==> job 3114: inputs <==
==> flow/design.v <==
module mult_unsigned #(
		parameter WIDTHA = 16,
		parameter WIDTHB = 24,
		parameter PIPELINE_DEPTH = 4
)
(
	input clk,rst,
	input [WIDTHA -1 :0] A,
	input [WIDTHB -1 :0] B,
	output [WIDTHA + WIDTHB - 1:0] result
);
reg [WIDTHA -1 :0] rA;
reg [WIDTHB -1 :0] rB;
reg [WIDTHA + WIDTHB - 1:0] M [PIPELINE_DEPTH-1:0];
integer i;
always @(posedge clk or posedge rst)
begin
	if (rst) begin
		rA <= 0;
		rB <= 0;
		for (i=0; i<PIPELINE_DEPTH; i=i+1)
		  M[i] <=0;
		end
	else
	begin
		rA <= A;
		rB <= B;
		M[0] <= rA * rB;
		for (i=0; i<PIPELINE_DEPTH-1; i=i+1)
			M[i+1] <= M[i];
	end
end
assign result = M[PIPELINE_DEPTH-1];
endmodule
==> flow/run.sh <==
#!/bin/bash
# the make line also repeats each setting of config.mk as NAME=value (left out here)
make -C /OpenROAD-flow-scripts/flow DESIGN_CONFIG=/design/flow/config.mk WORK_HOME=/design/flow/orfs CLKGATE_MAP_FILE= finish
==> flow/config.mk <==
export PLATFORM = sky130hd
export DESIGN_NAME = mult_unsigned
export DESIGN_NICKNAME = mult_unsigned
export VERILOG_FILES = /design/flow/design.v
export SDC_FILE = /design/flow/constraint.sdc
export NUM_CORES = 4
export LEC_CHECK = 0
export ABC_AREA = 1
export CAP_MARGIN = 20
export CELL_PAD_IN_SITES_GLOBAL_PLACEMENT = 0
export CORE_ASPECT_RATIO = 0.66
export CORE_MARGIN = 5
export CORE_UTILIZATION = 59
export CTS_CLUSTER_DIAMETER = 374
export CTS_CLUSTER_SIZE = 96
export HOLD_SLACK_MARGIN = 0.15
export MAX_ROUTING_LAYER = met4
export MIN_ROUTING_LAYER = met1
export PLACE_DENSITY = 0.67
export SETUP_SLACK_MARGIN = 0.09
export SLEW_MARGIN = 10
export TNS_END_PERCENT = 95
==> flow/constraint.sdc <==
create_clock -name core_clock -period 11.8 [get_ports {clk}]
set_input_delay 2.3600 -clock core_clock [delete_from_list [all_inputs] [get_ports {clk}]]
set_output_delay 2.3600 -clock core_clock [all_outputs]
set_load 0.01 [all_outputs]
==> job 4352 (differences from job 3114) <==
- ABC_AREA: 1 -> not set
- CELL_PAD_IN_SITES_GLOBAL_PLACEMENT: 0 -> not set
- CORE_ASPECT_RATIO: 0.66 -> not set
- CORE_MARGIN: 5 -> 2
- CORE_UTILIZATION: 59 -> 24
- CTS_CLUSTER_DIAMETER: 374 -> not set
- CTS_CLUSTER_SIZE: 96 -> not set
- HOLD_SLACK_MARGIN: 0.15 -> not set
- MAX_ROUTING_LAYER: met4 -> not set
- MIN_ROUTING_LAYER: met1 -> not set
- PLACE_DENSITY: 0.67 -> not set
- SETUP_SLACK_MARGIN: 0.09 -> not set
- SLEW_MARGIN: 10 -> 20
- TNS_END_PERCENT: 95 -> not set
==> flow/constraint.sdc (replaced) <==
create_clock -name core_clock -period 6.61 [get_ports {clk}]
set_input_delay 1.3220 -clock core_clock [delete_from_list [all_inputs] [get_ports {clk}]]
set_output_delay 1.3220 -clock core_clock [all_outputs]
set_load 0.01 [all_outputs]
==> job 1267 (differences from job 3114) <==
- CELL_PAD_IN_SITES_GLOBAL_PLACEMENT: 0 -> not set
- CORE_ASPECT_RATIO: 0.66 -> not set
- CORE_MARGIN: 5 -> 2
- CORE_UTILIZATION: 59 -> 72
- CTS_CLUSTER_DIAMETER: 374 -> not set
- CTS_CLUSTER_SIZE: 96 -> not set
- HOLD_SLACK_MARGIN: 0.15 -> not set
- MAX_ROUTING_LAYER: met4 -> not set
- MIN_ROUTING_LAYER: met1 -> not set
- PLACE_DENSITY: 0.67 -> not set
- PLACE_DENSITY_LB_ADDON: not set -> 0.28
- SETUP_SLACK_MARGIN: 0.09 -> not set
- SLEW_MARGIN: 10 -> 20
- TNS_END_PERCENT: 95 -> not set
==> flow/constraint.sdc (replaced) <==
create_clock -name core_clock -period 5.33 [get_ports {clk}]
set_input_delay 1.0660 -clock core_clock [delete_from_list [all_inputs] [get_ports {clk}]]
set_output_delay 1.0660 -clock core_clock [all_outputs]
set_load 0.01 [all_outputs]
==> results <==
- Of job 3114 and job 1267, job 1267 has the higher first-iteration DRC count (gap about 40%, measured against job 1267).
- Global-route usage: job 1267 is higher than job 3114 (12 points).
- Flip-flop count is the same in job 3114 and job 4352.
- Sequential share of layout area, highest first: job 3114, job 4352, job 1267.
- Job 1267 ran to the end with violations: setup timing. Job 3114 produced a clean layout. Job 4352 finished clean.

==> try-maple <==
RTL: the design.v shown in full above, as it stands there.
make LEC_CHECK=0 ABC_AREA=1 CAP_MARGIN=20 CORE_MARGIN=2 CORE_UTILIZATION=72 PLACE_DENSITY=0.78 SLEW_MARGIN=20 finish   # period 5.44 ns
run.sh (not shown) runs the stock make flow with config.mk's settings and CLKGATE_MAP_FILE=.
==> try-nickel: changes against try-maple <==
Settings changed: ABC_AREA 1 to not set, CORE_UTILIZATION 72 to 64, PLACE_DENSITY 0.78 to not set.
==> flow/constraint.sdc (replaced) <==
create_clock -name core_clock -period 5.33 [get_ports {clk}]
set_input_delay 1.0660 -clock core_clock [delete_from_list [all_inputs] [get_ports {clk}]]
set_output_delay 1.0660 -clock core_clock [all_outputs]
set_load 0.01 [all_outputs]
==> comparison table <==
metric	try-maple	try-nickel
Run status	failed layout checks	failed layout checks
Layout check failures	negative setup slack	negative setup slack
Net count after synthesis	2547	2115
Number of standard-cell rows in the floorplan	58	60
Number of ordinary inverters in the final layout	622	353
Post-DP Area	20400 um2	20000 um2
Number of cells in the design after placement	2524	2179
Initial standard-cell utilization of the core	0.732	0.651
Maximum clock frequency	178 MHz	173 MHz
Routed metal-1 wirelength	16.7 mm	15.1 mm
Register-to-register setup slack	-0.19 ns	-0.44 ns
Least setup slack across all paths after layout	-0.190 ns	-0.438 ns
Area share of the largest cell type after synthesis	0.332	0.349
Sequential share of cell area	0.228	0.232
Standard cell with the maximum stage delay on the critical path	sky130_fd_sc_hd__dfrtp_1	sky130_fd_sc_hd__fa_1
Buffers excl. clock	224	288
Area used by multi-input combinational logic	11400 um2	11600 um2
